## build 63
==> flow/design.v (excerpt) <==
module bfcpu_core
(
    input  logic CLK,
    input  logic RES_N,
    output logic        BUS_REQ,
    output logic        BUS_WRITE,
    output logic [15:0] BUS_ADDR,
    output logic [ 7:0] BUS_WDATA,
    input  logic [ 7:0] BUS_RDATA,
    input  logic        BUS_RDY,
    output logic        IO_REQ,
    output logic        IO_WRITE,
    output logic [ 1:0] IO_ADDR,
    output logic [ 7:0] IO_WDATA,
    input  logic [ 7:0] IO_RDATA,
    input  logic        IO_RDY
);
For scale: roughly 4000 cells after synthesis, roughly 58 I/O pins, about 30000 um^2 of cells after synthesis.
make LEC_CHECK=0 ABC_AREA=1 CAP_MARGIN=20 CORE_MARGIN=2 CORE_UTILIZATION=72 CTS_CLUSTER_SIZE=77 PLACE_DENSITY_LB_ADDON=0.25 SETUP_SLACK_MARGIN=-0.44 SLEW_MARGIN=40 finish   # period 5.67 ns
run.sh (not shown) runs the stock make flow with config.mk's settings and CLKGATE_MAP_FILE=.
Build 63: all stages done; final checks FAILED (setup timing).
Edits applied to the flow inputs when going from build 63 to build 31:
Settings: SLEW_MARGIN: 40 -> 20; SETUP_SLACK_MARGIN: -0.44 -> unset; CTS_CLUSTER_SIZE: 77 -> unset; CORE_UTILIZATION: 72 -> 36; PLACE_DENSITY_LB_ADDON: 0.25 -> unset; ABC_AREA: 1 -> unset; the clock period (ns, I/O delays scaled along): 5.67 -> 9.74.
- Against build 63, build 31 comes in 3 higher on layout clock buffer count.
- Build 31 completed end to end with timing, DRC and antenna clean.
- Between build 31 and build 63, the adder-cell share of the synthesized area does not differ in any meaningful way.
- In build 31 the hold slack turned out 0.051 ns higher than in build 63.
- Changes observed in build 31 relative to build 63: number of cells after detailed placement went down, logic gate share of total power now smaller, synthesized netlist net count now smaller.
- Sum of buffers and inverters on the critical path for build 31: 3 down relative to build 63
- Build 31 ends up with lower number of multi-input logic gates than build 63 does.
- Of the two candidates, build 63 has the worse design area and build 31 the better one.
- Build 63 ended up with sky130_fd_sc_hd__dfrtp_2 as its worst-path cell with the longest stage delay; build 31 ended up with sky130_fd_sc_hd__clkdlybuf4s50_1.
- Changes observed in build 31 relative to build 63: power consumed by the clock network now sits lower, die size now sits higher.
What build 46 does differently from build 31 at the input level:
Settings: CTS_CLUSTER_SIZE: unset -> 37; SETUP_SLACK_MARGIN: unset -> 1.84; CORE_UTILIZATION: 36 -> 70; CTS_CLUSTER_DIAMETER: unset -> 27; the clock period (ns, I/O delays scaled along): 9.74 -> 7.29.
## What came out
Build 46 finished all stages; however, its layout fails the closing checks, the failures being setup timing.
Slew at the pin closest to its max-slew limit (lower): build 31
The clock slew seen by the registers of the worst setup and hold paths of build 31 and that of build 46 are within noise of each other.
Final worst setup slack: build 46 worse than build 31
As of build 46, final cell count had fallen by a few percent compared to build 31.
Higher worst reg2reg path depth goes to build 46 over build 31.
In the reports for build 46 and build 31, the smaller H-tree depth belongs to build 31.
Taking build 46 over build 31, the overall power consumption ratio works out to 1.9.
The relative slew slack number comes out lower for build 46 vs build 31.

---

P:
bfcpu_core again, from the RTL that the note above started with.
export LEC_CHECK = 0
export CAP_MARGIN = 0
export CORE_ASPECT_RATIO = 0.99
export CORE_MARGIN = 2
export CORE_UTILIZATION = 72
export CTS_CLUSTER_DIAMETER = 360
export CTS_CLUSTER_SIZE = 15
export GPL_ROUTABILITY_DRIVEN = 1
export HOLD_SLACK_MARGIN = -0.09
export MIN_ROUTING_LAYER = met1
export PLACE_DENSITY_LB_ADDON = 0.03
export SETUP_SLACK_MARGIN = 1.95
export SLEW_MARGIN = 10
create_clock -name core_clock -period 8.24 [get_ports {CLK}]
P | stages: all done | timing, DRC, antenna: all pass
For Q, these inputs were changed with respect to P:
- TNS_END_PERCENT now 5, previously not set
- SETUP_SLACK_MARGIN now 2.05, was 1.95
- SLEW_MARGIN now 40, was 10
- CTS_CLUSTER_DIAMETER now 397, was 360
### Flow results
The post-route minimum period on Q is in line with that on P.
The internal portion of total power was comparable across P and Q.
Q against P: total area of multi-input combinational cells has decreased; post-placement setup slack has decreased; worst setup margin has remained practically unchanged.
Q reports its last element of the critical path as BUS_ADDR[5] while P reports BUS_ADDR[2].
Of P and Q, the lower sequential power belongs to Q.
In Q, layout overhead on the synthesized area is lower than in P.
Diff P -> Q | non-clock buffer count | down by more than 10%

---

bfcpu_core again, from the RTL that the note above started with.
clock: 7.23 ns
lec_check: 0
cap_margin: 20
core_aspect_ratio: 0.92
core_margin: 2
core_utilization: 71
cts_cluster_diameter: 27
cts_cluster_size: 45
gpl_routability_driven: 1
max_routing_layer: met4
min_routing_layer: met1
place_density_lb_addon: 0.23
setup_slack_margin: 2.15
slew_margin: 40
The first run stopped in global routing (5_1_grt), error GRT-0232.
Next try:
- CORE_ASPECT_RATIO: 0.92 -> not set
- CORE_UTILIZATION: 71 -> 40
- CTS_CLUSTER_DIAMETER: 27 -> not set
- CTS_CLUSTER_SIZE: 45 -> not set
- GPL_ROUTABILITY_DRIVEN: 1 -> not set
- MAX_ROUTING_LAYER: met4 -> not set
- MIN_ROUTING_LAYER: met1 -> not set
- PLACE_DENSITY_LB_ADDON: 0.23 -> not set
- SETUP_SLACK_MARGIN: 2.15 -> not set
- SLEW_MARGIN: 40 -> 20
- clock period: 7.23 -> 10.0 ns (I/O delays scaled with it)
With this change the flow finished clean.
Synthesized cell count does not change.
Die area rises by 76%.
Area after synthesis stays the same.

---

== run 1 ==
Starting RTL as in the previous note.
export LEC_CHECK = 0
export ABC_AREA = 1
export CAP_MARGIN = 5
export CELL_PAD_IN_SITES_DETAIL_PLACEMENT = 1
export CELL_PAD_IN_SITES_GLOBAL_PLACEMENT = 3
export CORE_ASPECT_RATIO = 1.09
export CORE_MARGIN = 2
export CORE_UTILIZATION = 70
export CTS_CLUSTER_DIAMETER = 331
export GPL_TIMING_DRIVEN = 0
export MAX_ROUTING_LAYER = met4
export MIN_ROUTING_LAYER = met2
export SETUP_SLACK_MARGIN = 2.18
export SLEW_MARGIN = 20
export TNS_END_PERCENT = 70
create_clock -name core_clock -period 10.0 [get_ports {CLK}]
Run 1: GPL-0301 in global placement without I/O (3_1_place_gp_skip_io) -> run aborted
[inputs] run 2 vs run 1
Settings: removing TNS_END_PERCENT (formerly 70); removing ABC_AREA (formerly 1); removing GPL_TIMING_DRIVEN (formerly 0); removing MIN_ROUTING_LAYER (formerly met2); removing MAX_ROUTING_LAYER (formerly met4); changing CORE_UTILIZATION from 70 to 40; removing SETUP_SLACK_MARGIN (formerly 2.18); removing CTS_CLUSTER_DIAMETER (formerly 331); removing CORE_ASPECT_RATIO (formerly 1.09); removing CELL_PAD_IN_SITES_DETAIL_PLACEMENT (formerly 1); changing CAP_MARGIN from 5 to 20; removing CELL_PAD_IN_SITES_GLOBAL_PLACEMENT (formerly 3); changing the clock period (ns, I/O delays scaled along) from 10.0 to 9.74.
--- outcome ---
Status | run 2 and run 1 | clean except run 1
Run 1 is listed as incomplete: the tool reported an error in global placement without I/O (3_1_place_gp_skip_io) and the run ended there.
Comparing core utilization at floorplan for run 2 and run 1, the bigger number came from run 1.
Diff run 1 -> run 2: core region area climbed 0.031 mm2, basic-gate share of the synthesized area counting and, or, nand and nor cells lower, post-synthesis cell count from yosys fell about 28%, chip height up 56 um, synthesized cell count now smaller.
Measured against run 2, the average cell area after synthesis of run 1 comes out at 0.73 times the reference value.
Multiplexer share of the synthesized area: run 2 > run 1
Of run 2 and run 1, the higher sequential area share after synthesis belongs to run 2.
The floorplan die width of run 2 is higher than that of run 1.
The inputs of run 3 differ from those of run 2 as listed below.
Settings: CORE_UTILIZATION changed from 40 to 23; the clock period (ns, I/O delays scaled along) changed from 9.74 to 11.3.
==> results <==
- Largest net degree at the start of global routing grows by more than 10% when moving from run 2 to run 3.
- Diff run 2..run 3 | yosys stat chip area | unchanged
- Run 3 vs. run 2: layout filler cell count went up; worst slew slack as a fraction of its limit went up.
- Max combinational power across run 2 and run 3: run 2
- Run 3 — worst slack after detailed placement 0.65 ns higher, run 2 as reference
- Est. power | run 3 vs run 2 | run 3 lower
- For the smallest setup slack after layout, run 3 came in 0.42 ns higher than run 2 did.
- The higher wire length after detailed routing came out of run 3.
- Compared with run 2, run 3 shows area fraction of clock buffers and clock inverters higher by 0.20 points.
- Run 3 vs run 2 on area growth from synthesis to layout: run 3 is the higher one.
### run 3 -> run 4
Settings: CTS_CLUSTER_SIZE newly set to 40; CORE_UTILIZATION changed from 23 to 67; SETUP_SLACK_MARGIN newly set to -0.24; the clock period (ns, I/O delays scaled along) changed from 11.3 to 5.46.
### Flow results
The flow for run 4 finished, though final verification flagged negative setup slack. Slowest cell on the critical path: sky130_fd_sc_hd__o311ai_0 -> run 3, sky130_fd_sc_hd__mux4_2 -> run 4. Run 4 vs run 3: length in cells of the worst reg-to-reg path up by more than 10%. Starting utilization of the core area ends up higher on run 4. Run 3 → run 4: number of rows created at floorplan decreased 55, final hold slack increased 0.022 ns, final instance area increased 8.4%. Compared with run 3, run 4 shows a number of nets in the final layout that is 450 higher. Smallest setup slack after layout delta (run 4 − run 3): unfavourable. Relative to run 3, the total setup violations reported at the end of the flow of run 4 is higher by 35. Looking at synthesis-to-layout area growth, run 4 sits 9.6 points higher than run 3 does. Taking run 3 over run 4, the leakage power summed over all cells ratio works out to 0.859.

---

Starting RTL as in the previous note.
==> flow/config.mk <==
export PLATFORM = sky130hd
export DESIGN_NAME = bfcpu_core
export DESIGN_NICKNAME = bfcpu_core
export VERILOG_FILES = /design/flow/design.v
export SDC_FILE = /design/flow/constraint.sdc
export NUM_CORES = 4
export LEC_CHECK = 0
export CAP_MARGIN = 5
export CORE_MARGIN = 2
export CORE_UTILIZATION = 72
export CTS_CLUSTER_DIAMETER = 27
export CTS_CLUSTER_SIZE = 37
export GPL_ROUTABILITY_DRIVEN = 1
export MAX_ROUTING_LAYER = met4
export MIN_ROUTING_LAYER = met1
export PLACE_DENSITY_LB_ADDON = 0.25
export SETUP_SLACK_MARGIN = 1.96
export SLEW_MARGIN = 40
==> flow/constraint.sdc <==
create_clock -name core_clock -period 7.79 [get_ports {CLK}]
set_input_delay 1.5580 -clock core_clock [delete_from_list [all_inputs] [get_ports {CLK}]]
set_output_delay 1.5580 -clock core_clock [all_outputs]
set_load 0.01 [all_outputs]
The first run stopped in 5_1_grt, error GRT-0232.
Change:
Settings changed: CAP_MARGIN 5 to 20, CORE_UTILIZATION 72 to 58, CTS_CLUSTER_DIAMETER 27 to default, CTS_CLUSTER_SIZE 37 to default, MAX_ROUTING_LAYER met4 to default, PLACE_DENSITY_LB_ADDON 0.25 to default, SETUP_SLACK_MARGIN 1.96 to -0.45, SLEW_MARGIN 40 to 10.
Clock period 7.79 ns to 8.69 ns, I/O delays scaled along.
The new run finished with setup timing left.
Die size went up by 24%.
Synthesized area is unchanged.
Synthesized cell count is unchanged.
Change:
Settings changed: CORE_UTILIZATION 58 to 70, GPL_ROUTABILITY_DRIVEN 1 to default, MIN_ROUTING_LAYER met1 to default, SETUP_SLACK_MARGIN -0.45 to -0.44, SLEW_MARGIN 10 to 20.
Clock period 8.69 ns to 5.96 ns, I/O delays scaled along.
Result:
- The changed run completed, yet does not pass: setup timing
- clock power goes up by well over a third
- setup slack is worse by 370 ps
- power is higher by well over a third
- clock skew stays flat
- wire length came out higher by about a fifth
- register-to-register slack got worse by 1700 ps
- core utilization rises by 19 points
- worst hold slack gets better by 12 ps
- die size falls by about a fifth
- critical path depth increases by 4
Change:
Settings changed: CORE_UTILIZATION 70 to 40, SETUP_SLACK_MARGIN -0.44 to 0.04.
Clock period 5.96 ns to 9.74 ns, I/O delays scaled along.
=>
- The changed run completed without violations
- hold slack degrades by 21 ps
- clock-buffer cell count came out higher by 5
- sequential share of layout area came out higher by 2.5 points
- clock skew came out lower by 27 ps
- clock power came out lower by 42%
- via count came out lower by 13%
- non-clock buffer count came out lower by 325
- global-route usage came out lower by 23 points
- routed wire length came out lower by 10%
- synthesized cell count stays the same
- sequential power came out lower by 37%
No activity file was given, so power comes from the tool's default toggle rates.
